Design bfcpu_core, start of the top module:
module bfcpu_core
(
    input  logic CLK,
    input  logic RES_N,
    output logic        BUS_REQ,
    output logic        BUS_WRITE,
    output logic [15:0] BUS_ADDR,
    output logic [ 7:0] BUS_WDATA,
    input  logic [ 7:0] BUS_RDATA,
    input  logic        BUS_RDY,
    output logic        IO_REQ,
    output logic        IO_WRITE,
    output logic [ 1:0] IO_ADDR,
    output logic [ 7:0] IO_WDATA,
    input  logic [ 7:0] IO_RDATA,
    input  logic        IO_RDY
);
logic        if_req;
logic [15:0] if_addr;
logic [ 3:0] if_code;
logic        if_rdy;
logic        dm_req;
logic        dm_write;
logic [14:0] dm_addr;
logic [ 7:0] dm_wdata;
logic [ 7:0] dm_rdata;
logic        dm_rdy;
CPU U_CPU
(
    .CLK (CLK),
    .RES (~RES_N),
    .IF_REQ  (if_req),
    .IF_ADDR (if_addr),
    .IF_CODE (if_code),
    .IF_RDY  (if_rdy),
    .DM_REQ   (dm_req),
    .DM_WRITE (dm_write),
    .DM_ADDR  (dm_addr),
    .DM_WDATA (dm_wdata),
    .DM_RDATA (dm_rdata),
    .DM_RDY   (dm_rdy),
    .IO_REQ   (IO_REQ),
    .IO_WRITE (IO_WRITE),
    .IO_ADDR  (IO_ADDR),
    .IO_WDATA (IO_WDATA),
    .IO_RDATA (IO_RDATA),
    .IO_RDY   (IO_RDY)
);
CACHE U_CACHE
(
    .CLK (CLK),
    .RES (~RES_N),
    .IF_REQ  (if_req),
  ...
Size in the first run: about 2900 cells after synthesis, roughly 480 flip-flops, ~58 I/O pins.
clock: 7.49 ns
lec_check: 0
cap_margin: 20
core_margin: 2
core_utilization: 72
cts_cluster_diameter: 28
cts_cluster_size: 50
max_routing_layer: met4
place_density_lb_addon: 0.24
setup_slack_margin: 1.91
slew_margin: 20
run.sh (not shown) runs the stock make flow with config.mk's settings and CLKGATE_MAP_FILE=.
The baseline did not get past global routing (5_1_grt) (GRT-0232).
==> next run, changes <==
CORE_UTILIZATION = 40   (was 72)
CTS_CLUSTER_DIAMETER = not set   (was 28)
CTS_CLUSTER_SIZE = not set   (was 50)
MAX_ROUTING_LAYER = not set   (was met4)
PLACE_DENSITY_LB_ADDON = not set   (was 0.24)
SETUP_SLACK_MARGIN = 0.04   (was 1.91)
clock period = 9.74 ns   (was 7.49 ns; I/O delays follow)
This time the run produced a clean layout.
Synthesized area is unchanged.
Die area rises by 78%.
Synthesized cell count is unchanged.
==> next run, changes <==
CORE_UTILIZATION = 23   (was 40)
SETUP_SLACK_MARGIN = not set   (was 0.04)
clock period = 11.3 ns   (was 9.74 ns; I/O delays follow)
Die size grows by well over a third.
Sequential cell count stays the same.
First-iteration DRC count came out lower slightly.
Via count shrinks slightly.
Register-to-register slack gets better by 1.7 ns.
Clock-buffer cell count shrinks by 7.
Non-clock buffer count shrinks by 7.
Total power decreases by roughly a tenth.
Final area grows by a few percent.
Global-route usage went down by 11 points.
==> next run, changes <==
CORE_ASPECT_RATIO = 0.65   (was not set)
CORE_UTILIZATION = 70   (was 23)
MAX_ROUTING_LAYER = met4   (was not set)
clock period = 10.0 ns   (was 11.3 ns; I/O delays follow)
Effect: Sequential power came out higher by 17%; design area goes down by 5.5%; clock power drops by about 3%; combinational power climbs by 14%; synthesized area stays the same.
==> next run, changes <==
CORE_ASPECT_RATIO = not set   (was 0.65)
CORE_UTILIZATION = 40   (was 70)
MAX_ROUTING_LAYER = not set   (was met4)
clock period = 12.0 ns   (was 10.0 ns; I/O delays follow)
Result: The changed run completed with no timing, DRC or antenna violations; first-iteration DRC count fell by 46%; flip-flop count stays the same; hold slack hardly moves; worst setup slack gains 0.33 ns; core utilization fell by 32 points; synthesized area does not change; non-clock buffer count rises by 14; final cell count rises by 13%; global-route usage came out lower by 20 points; design area is higher by 2.9%; clock skew goes up by 0.011 ns.
==> next run, changes <==
CORE_UTILIZATION = 65   (was 40)
SETUP_SLACK_MARGIN = 1.91   (was not set)
clock period = 7.81 ns   (was 12.0 ns; I/O delays follow)
Outcome: The changed run produced a clean layout. Sequential cell count does not change. Sequential share of layout area shrinks by 1.6 points. Die size shrinks by 38%. Utilization grows by 31 points. Design area grows by 4.7%. Power grows by 61%. Count of clock-buffer cells in the layout shrinks by 8. Sequential power grows by 54%. Cell count shrinks by 5.4%. Non-clock buffer count grows by 151.

* * *

bfcpu_core again, from the RTL that the note above started with.
export LEC_CHECK = 0
export ABC_AREA = 1
export CAP_MARGIN = 20
export CELL_PAD_IN_SITES_DETAIL_PLACEMENT = 1
export CORE_ASPECT_RATIO = 0.65
export CORE_MARGIN = 2
export CORE_UTILIZATION = 70
export CTS_CLUSTER_DIAMETER = 331
export MAX_ROUTING_LAYER = met4
export MIN_ROUTING_LAYER = met1
export SLEW_MARGIN = 20
export TNS_END_PERCENT = 70
create_clock -name core_clock -period 10.0 [get_ports {CLK}]
The starting point failed in detailed placement (3_5_place_dp).
==> next run, changes <==
- CELL_PAD_IN_SITES_DETAIL_PLACEMENT: 1 -> default
- CTS_CLUSTER_DIAMETER: 331 -> 100
- MAX_ROUTING_LAYER: met4 -> met5
- MIN_ROUTING_LAYER: met1 -> default
- TNS_END_PERCENT: 70 -> default
Now the flow ran to the end with no violations.
Synthesized area stays the same.
Synthesized cell count is unchanged.
Die size does not change.
==> next run, changes <==
- ABC_AREA: 1 -> default
- CORE_ASPECT_RATIO: 0.65 -> default
- CORE_UTILIZATION: 70 -> 36
- CTS_CLUSTER_DIAMETER: 100 -> default
- MAX_ROUTING_LAYER: met5 -> default
- clock period: 10.0 -> 9.74 ns (I/O delays scaled with it)
Area after synthesis falls by 1.1%.
Via count drops by 24%.
Routed wire length drops by 15%.
Clock-buffer cell count is higher by 10.
Sequential power drops by 12%.
Total power goes down by 6.2%.
Final cell count goes down by 13%.
Non-clock buffer count is higher by 46.
Synthesized cell count falls by 28%.
Worst setup slack degrades by 0.49 ns.
==> next run, changes <==
- CORE_UTILIZATION: 36 -> 67
- CTS_CLUSTER_SIZE: default -> 40
- SETUP_SLACK_MARGIN: default -> -0.24
- clock period: 9.74 -> 5.46 ns (I/O delays scaled with it)
Outcome: This time the run reached the layout checks and failed them: negative setup slack; sequential share of layout area went down by 3.7 points; power went up by 100%; via count went up by 22%; first-iteration DRC count went up by about 60%.
==> next run, changes <==
- CORE_UTILIZATION: 67 -> 40
- CTS_CLUSTER_SIZE: 40 -> default
- SETUP_SLACK_MARGIN: -0.24 -> default
- clock period: 5.46 -> 10.0 ns (I/O delays scaled with it)
Outcome:
- The new run finished with timing, DRC and antenna clean
- clock skew went up by 0.0093 ns
- power fell by about 50%
- core utilization falls by 40 points
- via count goes down by 16%
- synthesized cell count does not change
- final cell count decreases by about 2%
- critical path depth stays the same
- cell area goes down by about 10%
- worst setup slack improved by 1.3 ns
- wire length came out lower by about 18%
- sequential share of layout area rises by 3.9 points
==> next run, changes <==
- ABC_AREA: default -> 1
- CELL_PAD_IN_SITES_DETAIL_PLACEMENT: default -> 1
- CORE_ASPECT_RATIO: default -> 1.09
- CORE_UTILIZATION: 40 -> 70
- CTS_CLUSTER_DIAMETER: default -> 331
- GPL_TIMING_DRIVEN: default -> 0
- HOLD_SLACK_MARGIN: default -> 0.1
- MAX_ROUTING_LAYER: default -> met4
- MIN_ROUTING_LAYER: default -> met2
- SETUP_SLACK_MARGIN: default -> 2.18
- TNS_END_PERCENT: default -> 70
Effect: The new run failed in detailed placement (3_5_place_dp) on DPL-0033. Synthesized area went up by 1.1%. Die size went down by 42%. Synthesized cell count went up by 39%.

* * *

Starting RTL as in the previous note.
make LEC_CHECK=0 ABC_AREA=1 CAP_MARGIN=20 CELL_PAD_IN_SITES_DETAIL_PLACEMENT=1 CORE_ASPECT_RATIO=1.01 CORE_MARGIN=2 CORE_UTILIZATION=70 CTS_CLUSTER_DIAMETER=331 GPL_TIMING_DRIVEN=0 MAX_ROUTING_LAYER=met4 MIN_ROUTING_LAYER=met2 SLEW_MARGIN=20 TNS_END_PERCENT=70 finish   # period 10.0 ns
The first run ended with an error in detailed placement (3_5_place_dp), error DPL-0033.
Rerun with:
Settings changed: ABC_AREA 1 to unset, CELL_PAD_IN_SITES_DETAIL_PLACEMENT 1 to unset, CORE_ASPECT_RATIO 1.01 to unset, CORE_UTILIZATION 70 to 40, CTS_CLUSTER_DIAMETER 331 to unset, GPL_TIMING_DRIVEN 0 to unset, MAX_ROUTING_LAYER met4 to unset, MIN_ROUTING_LAYER met2 to unset, TNS_END_PERCENT 70 to unset.
Clock period 10.0 ns to 9.74 ns, I/O delays scaled along.
What happened: This time the run completed without violations. Synthesized area fell by 1.1%. Synthesized cell count fell by 28%. Die area rose by 72%.
Rerun with:
Settings changed: CORE_UTILIZATION 40 to 72, PLACE_DENSITY_LB_ADDON set to 0.24, SETUP_SLACK_MARGIN set to 1.91.
Clock period 9.74 ns to 7.49 ns, I/O delays scaled along.
=> Via count grows by about 20%. Power goes up by 45%. Worst setup slack improved by 0.065 ns.

* * *

bfcpu_core again, from the RTL that the note above started with.
clock: 15.1 ns
lec_check: 0
cap_margin: 20
cell_pad_in_sites_detail_placement: 1
cell_pad_in_sites_global_placement: 2
core_margin: 2
core_utilization: 32
cts_cluster_diameter: 67
gpl_routability_driven: 0
gpl_timing_driven: 1
hold_slack_margin: 0.25
min_routing_layer: met2
place_density: 0.51
setup_slack_margin: 3.57
slew_margin: 20
tns_end_percent: 90
The baseline went through all stages and came out clean.
Rerun with:
- CELL_PAD_IN_SITES_DETAIL_PLACEMENT: 1 -> not set
- CELL_PAD_IN_SITES_GLOBAL_PLACEMENT: 2 -> not set
- CORE_UTILIZATION: 32 -> 70
- CTS_CLUSTER_DIAMETER: 67 -> not set
- GPL_ROUTABILITY_DRIVEN: 0 -> not set
- GPL_TIMING_DRIVEN: 1 -> not set
- HOLD_SLACK_MARGIN: 0.25 -> not set
- MIN_ROUTING_LAYER: met2 -> not set
- PLACE_DENSITY: 0.51 -> not set
- SETUP_SLACK_MARGIN: 3.57 -> -0.44
- TNS_END_PERCENT: 90 -> not set
- clock period: 15.1 -> 5.96 ns (I/O delays scaled with it)
Effect: With this change the flow completed and failed the layout checks on negative setup slack. Power is higher to 2.5 times its value. Worst setup slack gets worse by 4.2 ns. Sequential power is higher by 140%.

* * *

== run 1 ==
Starting RTL as in the previous note.
Settings: LEC_CHECK=0, CAP_MARGIN=20, CORE_ASPECT_RATIO=0.92, CORE_MARGIN=2, CORE_UTILIZATION=71, CTS_CLUSTER_DIAMETER=27, CTS_CLUSTER_SIZE=45, GPL_ROUTABILITY_DRIVEN=1, MAX_ROUTING_LAYER=met4, MIN_ROUTING_LAYER=met1, PLACE_DENSITY_LB_ADDON=0.23, SETUP_SLACK_MARGIN=2.15, SLEW_MARGIN=40; clock period 7.23 ns.
Run 1 did not finish: a tool error stopped it during global routing (5_1_grt).
## Diff of input files: run 2 against run 1
# run 1
export LEC_CHECK = 0
export CAP_MARGIN = 20
export CORE_ASPECT_RATIO = 0.92
export CORE_MARGIN = 2
export CORE_UTILIZATION = 71
export CTS_CLUSTER_DIAMETER = 27
export CTS_CLUSTER_SIZE = 45
export GPL_ROUTABILITY_DRIVEN = 1
export MAX_ROUTING_LAYER = met4
export MIN_ROUTING_LAYER = met1
export PLACE_DENSITY_LB_ADDON = 0.23
export SETUP_SLACK_MARGIN = 2.15
export SLEW_MARGIN = 40
create_clock -name core_clock -period 7.23 [get_ports {CLK}]
# run 2
export LEC_CHECK = 0
export CAP_MARGIN = 20
export CORE_ASPECT_RATIO = 0.99
export CORE_MARGIN = 2
export CORE_UTILIZATION = 21
export GPL_ROUTABILITY_DRIVEN = 1
export HOLD_SLACK_MARGIN = -0.09
export MAX_ROUTING_LAYER = met4
export MIN_ROUTING_LAYER = met1
export SETUP_SLACK_MARGIN = -0.45
export SLEW_MARGIN = 20
export TNS_END_PERCENT = 5
create_clock -name core_clock -period 13.0 [get_ports {CLK}]
[summary]
Run 2: all stages complete, timing, DRC and antenna checks passed
When the final numbers for run 1 and run 2 were put side by side, the HPWL after detailed placement turned out to be greater in run 2.
Placeable core region in run 2 is about 240% above run 1.
There was hardly any difference in area fraction in compound gates between run 1 and run 2.
Delta (run 2 minus run 1): worst setup slack after placement went up by 2010 ps; number of buffers added by the clock tree synthesis step dropped 54; starting density of the core moved down; synthesized area held.
Compared with run 1, in run 2 instance tally after logic synthesis flat, die width grew by about 80%, post-synthesis async set-or-reset flop share level.
> inputs changed (run 2 -> run 3)
# run 2
export LEC_CHECK = 0
export CAP_MARGIN = 20
export CORE_ASPECT_RATIO = 0.99
export CORE_MARGIN = 2
export CORE_UTILIZATION = 21
export GPL_ROUTABILITY_DRIVEN = 1
export HOLD_SLACK_MARGIN = -0.09
export MAX_ROUTING_LAYER = met4
export MIN_ROUTING_LAYER = met1
export SETUP_SLACK_MARGIN = -0.45
export SLEW_MARGIN = 20
export TNS_END_PERCENT = 5
create_clock -name core_clock -period 13.0 [get_ports {CLK}]
# run 3
export LEC_CHECK = 0
export CAP_MARGIN = 20
export CORE_MARGIN = 2
export CORE_UTILIZATION = 70
export CTS_CLUSTER_SIZE = 15
export GPL_ROUTABILITY_DRIVEN = 1
export MIN_ROUTING_LAYER = met1
export SETUP_SLACK_MARGIN = 1.95
export SLEW_MARGIN = 10
create_clock -name core_clock -period 8.24 [get_ports {CLK}]
Results
- Number of DRC markers after the initial detailed-route iteration, run 3 vs run 2: up by more than a quarter
- Run 3 vs run 2, sequential share of power went up by 0.2 points.
- The lower clock buffer instance count of the final layout of run 3 and run 2 is in run 2.
- Compared with run 2, run 3 shows horizontal extent of the die lower by about 45%.
- For power of the clock network, dividing the value from run 3 by the value from run 2 gives 1.5.
- The post-CTS setup-driven buffer insertion count of run 3 exceeds that of run 2 by 41.
- Comparing run 3 and run 2, the higher actual transition at the worst max-transition pin was measured on run 3.
- Total power, run 3 vs run 2: up by more than half
- [compare] base=run 2 new=run 3: share of the final layout cell area in multi-input gates went up by 2.4 points, iteration count of the initial detailed-routing pass roughly the same, inverter count comparable.
> inputs changed (run 3 -> run 4)
# run 3
export LEC_CHECK = 0
export CAP_MARGIN = 20
export CORE_MARGIN = 2
export CORE_UTILIZATION = 70
export CTS_CLUSTER_SIZE = 15
export GPL_ROUTABILITY_DRIVEN = 1
export MIN_ROUTING_LAYER = met1
export SETUP_SLACK_MARGIN = 1.95
export SLEW_MARGIN = 10
create_clock -name core_clock -period 8.24 [get_ports {CLK}]
# run 4
export LEC_CHECK = 0
export CAP_MARGIN = 15
export CORE_MARGIN = 2
export CORE_UTILIZATION = 72
export CTS_CLUSTER_SIZE = 40
export SETUP_SLACK_MARGIN = -0.24
export SLEW_MARGIN = 20
create_clock -name core_clock -period 8.24 [get_ports {CLK}]
Results
- Layout checks on run 4: not met. Flow itself completed; violations: setup timing.
- Hold slack: higher on run 3
- Global-route usage in run 4 is 1.2 points higher than in run 3
- Run 4 against run 3: power density over cell area held; number of non-clock buffers in the layout went down by about 28%; total die area shows a reduction of about 2.7%.
Modified inputs, run 5 compared to run 4
# run 4
export LEC_CHECK = 0
export CAP_MARGIN = 15
export CORE_MARGIN = 2
export CORE_UTILIZATION = 72
export CTS_CLUSTER_SIZE = 40
export SETUP_SLACK_MARGIN = -0.24
export SLEW_MARGIN = 20
create_clock -name core_clock -period 8.24 [get_ports {CLK}]
# run 5
export LEC_CHECK = 0
export CAP_MARGIN = 0
export CORE_ASPECT_RATIO = 0.99
export CORE_MARGIN = 2
export CORE_UTILIZATION = 72
export CTS_CLUSTER_DIAMETER = 397
export CTS_CLUSTER_SIZE = 15
export GPL_ROUTABILITY_DRIVEN = 1
export HOLD_SLACK_MARGIN = -0.09
export MIN_ROUTING_LAYER = met1
export PLACE_DENSITY_LB_ADDON = 0.03
export SETUP_SLACK_MARGIN = 2.05
export SLEW_MARGIN = 40
export TNS_END_PERCENT = 5
create_clock -name core_clock -period 8.24 [get_ports {CLK}]
--- outcome ---
- Run 5 closes out successfully: all stages finished, all timing, DRC and antenna checks passed.
- The uppermost layer routed comes out met5 in one run and met4 in the other, namely in run 5 and run 4 respectively.
- Between run 4 and run 5, clock skew decreased.
- fa_2 as the cell with the biggest individual delay on the critical path was reported by run 5, and clkdlybuf4s50_1 by run 4.
- Of run 4 and run 5, the higher utilization belongs to run 5.
- Of run 4 and run 5, the run reporting the lower design area was run 5.
- Against run 4, setup slack in run 5 came out better.
Power figures rest on the tool's default switching activity, not on a simulated workload.
